Design Remoto, start of the top module:
module Remoto(clk,rst,entrada,comando,su,sd,suB,sdB,saida_1,saida1_1,saida2_1,soma_result_1,sinal_A,sinal_B);
parameter inicia            = 2'b00;   
parameter inicia_1          = 2'b01;    
parameter leitura           = 2'b10; 
parameter zera_B    = 3'b010;
parameter zera_tudo = 3'b011;
parameter soma      = 3'b100;
parameter sub       = 3'b101;
parameter muda_sinal= 3'b110;
parameter  DESLIGADO = 0;
parameter  ESPERA = 1;
parameter limite_um      =  4095; 
parameter lid_zero      =  3594;  
parameter  RECEBE_A_DEZ = 2;
parameter  RECEBE_A_UNI = 3;
parameter  MUDA_SINAL_A = 4;
parameter  RECEBE_A_DEZ_B = 5;
parameter  RECEBE_A_UNI_B = 6;
parameter  MUDA_SINAL_B = 7;
parameter  ZERA_TUDO = 8;	
parameter lid_um  			=  3281;  
parameter tempo_zero      =  648;
parameter tempo_bit  =  312;
input         clk;      
input         rst;
input         entrada;    
output reg [7:0] comando;
output reg[6:0] su;
output reg[6:0] sd;
output reg[6:0] suB;
output reg[6:0] sdB; 
wire [8:0] soma_result;
output reg [8:0] soma_result_1;
reg [4:0] estado_m;
reg [7:0] vetorA;
reg [7:0] vetorA_aux;
reg [7:0] vetorA_2;
reg [7:0] vetorA_1;
reg [7:0] vetorB;
reg [7:0] vetorB_aux;
reg [7:0] vetorB_1;
reg [7:0] vetorB_2;
reg on;
output reg sinal_A;
output reg sinal_B;
reg    [11:0] contado_inicial;            
reg           contado_inicial_flag;      
reg [26:0]delay;
reg [2:0]op;
wire [6:0] saida;
wire [6:0] saida1;
wire [6:0] saida2;
output [6:0] saida_1;
output [6:0] saida1_1;
output [6:0] saida2_1;
reg    [11:0] contador_inicial;           
reg           contador_inicial_flag;    
reg    [11:0] contagem;           
reg           contagem_flag;     
reg     [5:0] bitcount;              
reg     [1:0] estado;             
reg    [31:0] dados_control;        
  ...
clock: 11.8 ns
lec_check: 0
abc_area: 0
cap_margin: 15
core_aspect_ratio: 0.52
core_margin: 3
core_utilization: 71
cts_cluster_diameter: 346
cts_cluster_size: 99
gpl_routability_driven: 0
place_density_lb_addon: 0.04
setup_slack_margin: -0.92
slew_margin: 20
run.sh (not shown) runs the stock make flow with config.mk's settings and CLKGATE_MAP_FILE=.
Change:
ABC_AREA = default   (was 0)
CAP_MARGIN = 20   (was 15)
CORE_ASPECT_RATIO = default   (was 0.52)
CORE_MARGIN = 2   (was 3)
CORE_UTILIZATION = 40   (was 71)
CTS_CLUSTER_DIAMETER = default   (was 346)
CTS_CLUSTER_SIZE = default   (was 99)
GPL_ROUTABILITY_DRIVEN = default   (was 0)
PLACE_DENSITY_LB_ADDON = default   (was 0.04)
SETUP_SLACK_MARGIN = default   (was -0.92)
clock period = 11.0 ns   (was 11.8 ns; I/O delays follow)
Effect:
- The changed run produced a clean layout
- first-iteration DRC count falls by about a fifth
- utilization falls by 36 points
- routed wire length falls by a few percent
- register-to-register slack degrades by 0.99 ns
- design area rises slightly
- sequential power rises by a little under a tenth
- total power rises by a few percent
- via count falls by a few percent
- clock power rises by a few percent
Change:
CORE_UTILIZATION = 72   (was 40)
PLACE_DENSITY = 0.39   (was default)
clock period = 11.7 ns   (was 11.0 ns; I/O delays follow)
After rerunning:
- worst hold slack improved by 0.038 ns
- clock-buffer cell count rose by 2
- non-clock buffer count drops by 1
- global-route usage grows by 15 points
- register-to-register slack improved by 0.51 ns
- final area fell by 1.4%
- routed wire length rose by 0.42%
- power stays flat
- first-iteration DRC count came out higher by 15%
Change:
ABC_AREA = 1   (was default)
CTS_CLUSTER_SIZE = 99   (was default)
SETUP_SLACK_MARGIN = 1.06   (was default)
What happened: The changed run completed with no timing, DRC or antenna violations. Routed wire length barely changes. Design area increases by 2.1%. Utilization came out higher by 0.88 points. Critical path depth goes up by 16. Global-route usage is about the same. Power went down by 8.1%. Worst setup slack is better by 1.7 ns.

* * *

Remoto again, from the RTL that the note above started with.
clock: 6.02 ns
lec_check: 0
cap_margin: 20
core_margin: 2
core_utilization: 64
cts_cluster_size: 54
hold_slack_margin: 0.29
setup_slack_margin: -0.5
slew_margin: 20
The first run produced a layout that fails on negative setup slack.
==> next run, changes <==
CORE_UTILIZATION = 70   (was 64)
CTS_CLUSTER_DIAMETER = 358   (was default)
clock period = 7.92 ns   (was 6.02 ns; I/O delays follow)
The changed run finished but fails on negative setup slack.
Non-clock buffer count shrinks by 187.
Via count shrinks by 5.7%.
Power shrinks by 26%.
==> next run, changes <==
CORE_UTILIZATION = 72   (was 70)
CTS_CLUSTER_DIAMETER = default   (was 358)
CTS_CLUSTER_SIZE = default   (was 54)
HOLD_SLACK_MARGIN = default   (was 0.29)
MAX_ROUTING_LAYER = met4   (was default)
SETUP_SLACK_MARGIN = default   (was -0.5)
clock period = 6.47 ns   (was 7.92 ns; I/O delays follow)
The changed run completed and failed the layout checks on negative setup slack.
Final area increases by 12%.
Clock-buffer cell count drops by 1.
Wire length went up by 34%.
==> next run, changes <==
CORE_UTILIZATION = 70   (was 72)
CTS_CLUSTER_SIZE = 47   (was default)
MAX_ROUTING_LAYER = default   (was met4)
clock period = 6.02 ns   (was 6.47 ns; I/O delays follow)
Outcome:
- The changed run finished but failed the layout checks on negative setup slack
- non-clock buffer count rose by 71
- routed wire length went up by a quarter to a third
- design area climbs by a few percent
- critical path depth is higher by 2
- final cell count is higher by a few percent
- power went up by roughly a tenth
- via count rises by roughly a tenth
==> next run, changes <==
CORE_UTILIZATION = 40   (was 70)
CTS_CLUSTER_SIZE = default   (was 47)
clock period = 14.0 ns   (was 6.02 ns; I/O delays follow)
With this change the flow produced a clean layout. Area after synthesis does not change. Power shrinks by about 60%. Setup slack gains 4.9 ns. Sequential share of layout area grows by 2.8 points. Final area shrinks by about 14%. Count of clock-buffer cells in the layout is unchanged. Critical path depth grows by 1. Cell count shrinks by about 2.2%. Via count shrinks by about 26%. Die size grows by about 70%. Routed wire length shrinks by about 40%.
No activity file was given, so power comes from the tool's default toggle rates.
